run A:
// badicecream
module badicecream(input         Clk,                 
                             Reset,               
                             frame_clk,           
                input [10:0]   DrawX, DrawY ,    
				input [15:0]   keycode,				  
               	output logic is_BI	,			 
				output logic [10:0] BI_X, BI_Y,
				input logic up_wall, down_wall , left_wall, right_wall,
				output logic [10:0] BI_X_Pos, BI_Y_Pos,
				output logic [5:0] BI_BlkX_Pos, BI_BlkY_Pos
              );
	enum logic[2:0] { 
					 right=3'b000, 
					 left=3'b001,
					 up=3'b010,
					 down=3'b011,
					 Halted=3'b100} Dir, Dir_in, Dir_delayed, Dir_delayed_in;
    parameter [10:0] BI_X_Corner = 11'd64;   
    parameter [10:0] BI_Y_Corner = 11'd95;   
    parameter [5:0] BI_Blk_X_Corner = 6'd1;   
    parameter [5:0] BI_Blk_Y_Corner = 6'd1;   
    parameter [10:0] BI_X_Step = 10'd1;       
    parameter [10:0] BI_Y_Step = 10'd1;       
  ...
make LEC_CHECK=0 ABC_AREA=1 CAP_MARGIN=20 CORE_MARGIN=4 CORE_UTILIZATION=66 CTS_CLUSTER_DIAMETER=253 CTS_CLUSTER_SIZE=99 HOLD_SLACK_MARGIN=0.3 SETUP_SLACK_MARGIN=0.2 SLEW_MARGIN=20 TNS_END_PERCENT=10 finish   # period 8.0 ns
run.sh (not shown) runs the stock make flow with config.mk's settings and CLKGATE_MAP_FILE=.
Changes in run B relative to run A:
--- a/flow/config.mk
+++ b/flow/config.mk
@@ -8 +7,0 @@
-export ABC_AREA = 1
@@ -10 +9 @@
-export CORE_MARGIN = 4
+export CORE_MARGIN = 2
@@ -12,3 +10,0 @@
-export CTS_CLUSTER_DIAMETER = 253
-export CTS_CLUSTER_SIZE = 99
-export HOLD_SLACK_MARGIN = 0.3
@@ -17 +12,0 @@
-export TNS_END_PERCENT = 10
==> flow/constraint.sdc <==
create_clock -name core_clock -period 7.72 [get_ports {Clk}]
set_input_delay 1.5440 -clock core_clock [delete_from_list [all_inputs] [get_ports {Clk}]]
set_output_delay 1.5440 -clock core_clock [all_outputs]
set_load 0.01 [all_outputs]
Findings:
Status for run B and run A: clean finish in run A only. The layout from run B, despite a flow that completed every stage, fails the layout checks, with the failing checks listed as setup timing. Share of the cycle needed by the critical path after routing: run B > run A. Between run A and run B, switching power share of the total increased. The run showing the smaller post-detailed-placement half-perimeter wirelength is run B.
--- input diff run B..run C ---
--- a/flow/config.mk
+++ b/flow/config.mk
@@ -10 +10 @@
-export CORE_UTILIZATION = 66
+export CORE_UTILIZATION = 40
==> flow/constraint.sdc <==
create_clock -name core_clock -period 8.0 [get_ports {Clk}]
set_input_delay 1.6000 -clock core_clock [delete_from_list [all_inputs] [get_ports {Clk}]]
set_output_delay 1.6000 -clock core_clock [all_outputs]
set_load 0.01 [all_outputs]
Notes after the runs:
- Run C finished end to end and its layout was clean on timing, DRC and antenna.
- Cmp run C vs run B: via count of the first global-routing pass lower in run C
- Run B -> run C: unique cell type count in the Yosys netlist delta 0, exact match
- Re met2 capacity usage during global routing: run C is 39 points down on run B.
## Diff of input files: run D against run C
--- a/flow/config.mk
+++ b/flow/config.mk
@@ -8 +8,3 @@
-export CAP_MARGIN = 20
+export ABC_AREA = 1
+export CAP_MARGIN = 30
+export CELL_PAD_IN_SITES_DETAIL_PLACEMENT = 2
@@ -10,0 +13,4 @@
+export CTS_CLUSTER_SIZE = 24
+export GPL_ROUTABILITY_DRIVEN = 0
+export GPL_TIMING_DRIVEN = 0
+export MAX_ROUTING_LAYER = met4
@@ -12 +18 @@
-export SLEW_MARGIN = 20
+export SLEW_MARGIN = 30
Results
- Across run D and run C, a clean result was obtained everywhere but in run D.
- Run D: it failed with a tool error in clock tree synthesis, so there are no final results.
- Instance count after placement with tap cells included ended up 217 higher on run D than on run C.
- Delta (run D minus run C): chip area estimate from yosys synthesis higher, yosys stat cell total higher.
- [run D vs run C] and-or/or-and share of the synthesized area: lower in run D
- Register share after synthesis, run D and run C: higher on run C
- Number of placement rows in run D vs run C: up about 4.5%
- Between run D and run C, the average cell area after synthesis is higher for run C.
- Simple-gate share of the synthesized area ended up 6.7 points higher on run D than on run C.
- In the flow results for run D and run C, the placed standard-cell area is smaller on run C.
- Area of the mapped netlist, run D and run C: larger value in run D
The following lists how run E was set up differently from run D:
==> flow/config.mk <==
export PLATFORM = sky130hd
export DESIGN_NAME = badicecream
export DESIGN_NICKNAME = badicecream
export VERILOG_FILES = /design/flow/design.v
export SDC_FILE = /design/flow/constraint.sdc
export NUM_CORES = 4
export LEC_CHECK = 0
export ABC_AREA = 0
export CAP_MARGIN = 20
export CORE_MARGIN = 4
export CORE_UTILIZATION = 66
export CTS_CLUSTER_DIAMETER = 253
export CTS_CLUSTER_SIZE = 99
export HOLD_SLACK_MARGIN = 0.3
export PLACE_DENSITY = 0.86
export SETUP_SLACK_MARGIN = 0.2
export SLEW_MARGIN = 20
export TNS_END_PERCENT = 10
Status run E: flow complete, layout not clean - setup timing. Between run E and run D, it is run E whose post-synthesis chip area from yosys is lower, by 6.1%. Area share of and/or/nand/nor cells after synthesis: run E vs run D down 6.7 points. Per the comparison of run E with run D, area after synthesis lost 6.1%, post-synthesis cell count from yosys now sits lower, area of the die fell 37%.
Changes in run F relative to run E:
==> flow/config.mk <==
export PLATFORM = sky130hd
export DESIGN_NAME = badicecream
export DESIGN_NICKNAME = badicecream
export VERILOG_FILES = /design/flow/design.v
export SDC_FILE = /design/flow/constraint.sdc
export NUM_CORES = 4
export LEC_CHECK = 0
export ABC_AREA = 1
export CAP_MARGIN = 15
export CORE_MARGIN = 2
export CORE_UTILIZATION = 40
export GPL_ROUTABILITY_DRIVEN = 0
export GPL_TIMING_DRIVEN = 0
export MAX_ROUTING_LAYER = met4
export SETUP_SLACK_MARGIN = 0.2
export SLEW_MARGIN = 30
[summary]
Run F | status: complete | timing, DRC, antenna: pass. Run E ran in full, but the layout does not pass; the checks complain about setup timing. Run F vs. run E: detailed-route wire length went down, total via count after detailed routing went down, total power down about 9%, number of cells produced by synthesis grew by 210. The final area was comparable across run F and run E. Per the comparison of run F with run E, cell area after synthesis went up; met1 track demand over resource shrank by 14 points; sum of buffers and inverters on the critical path rose 3; number of endpoints with negative hold slack in the final report flat. Run F vs run E: switching power down. Comparing run F and run E, the higher cell count was measured on run F.
No activity file was given, so power comes from the tool's default toggle rates.
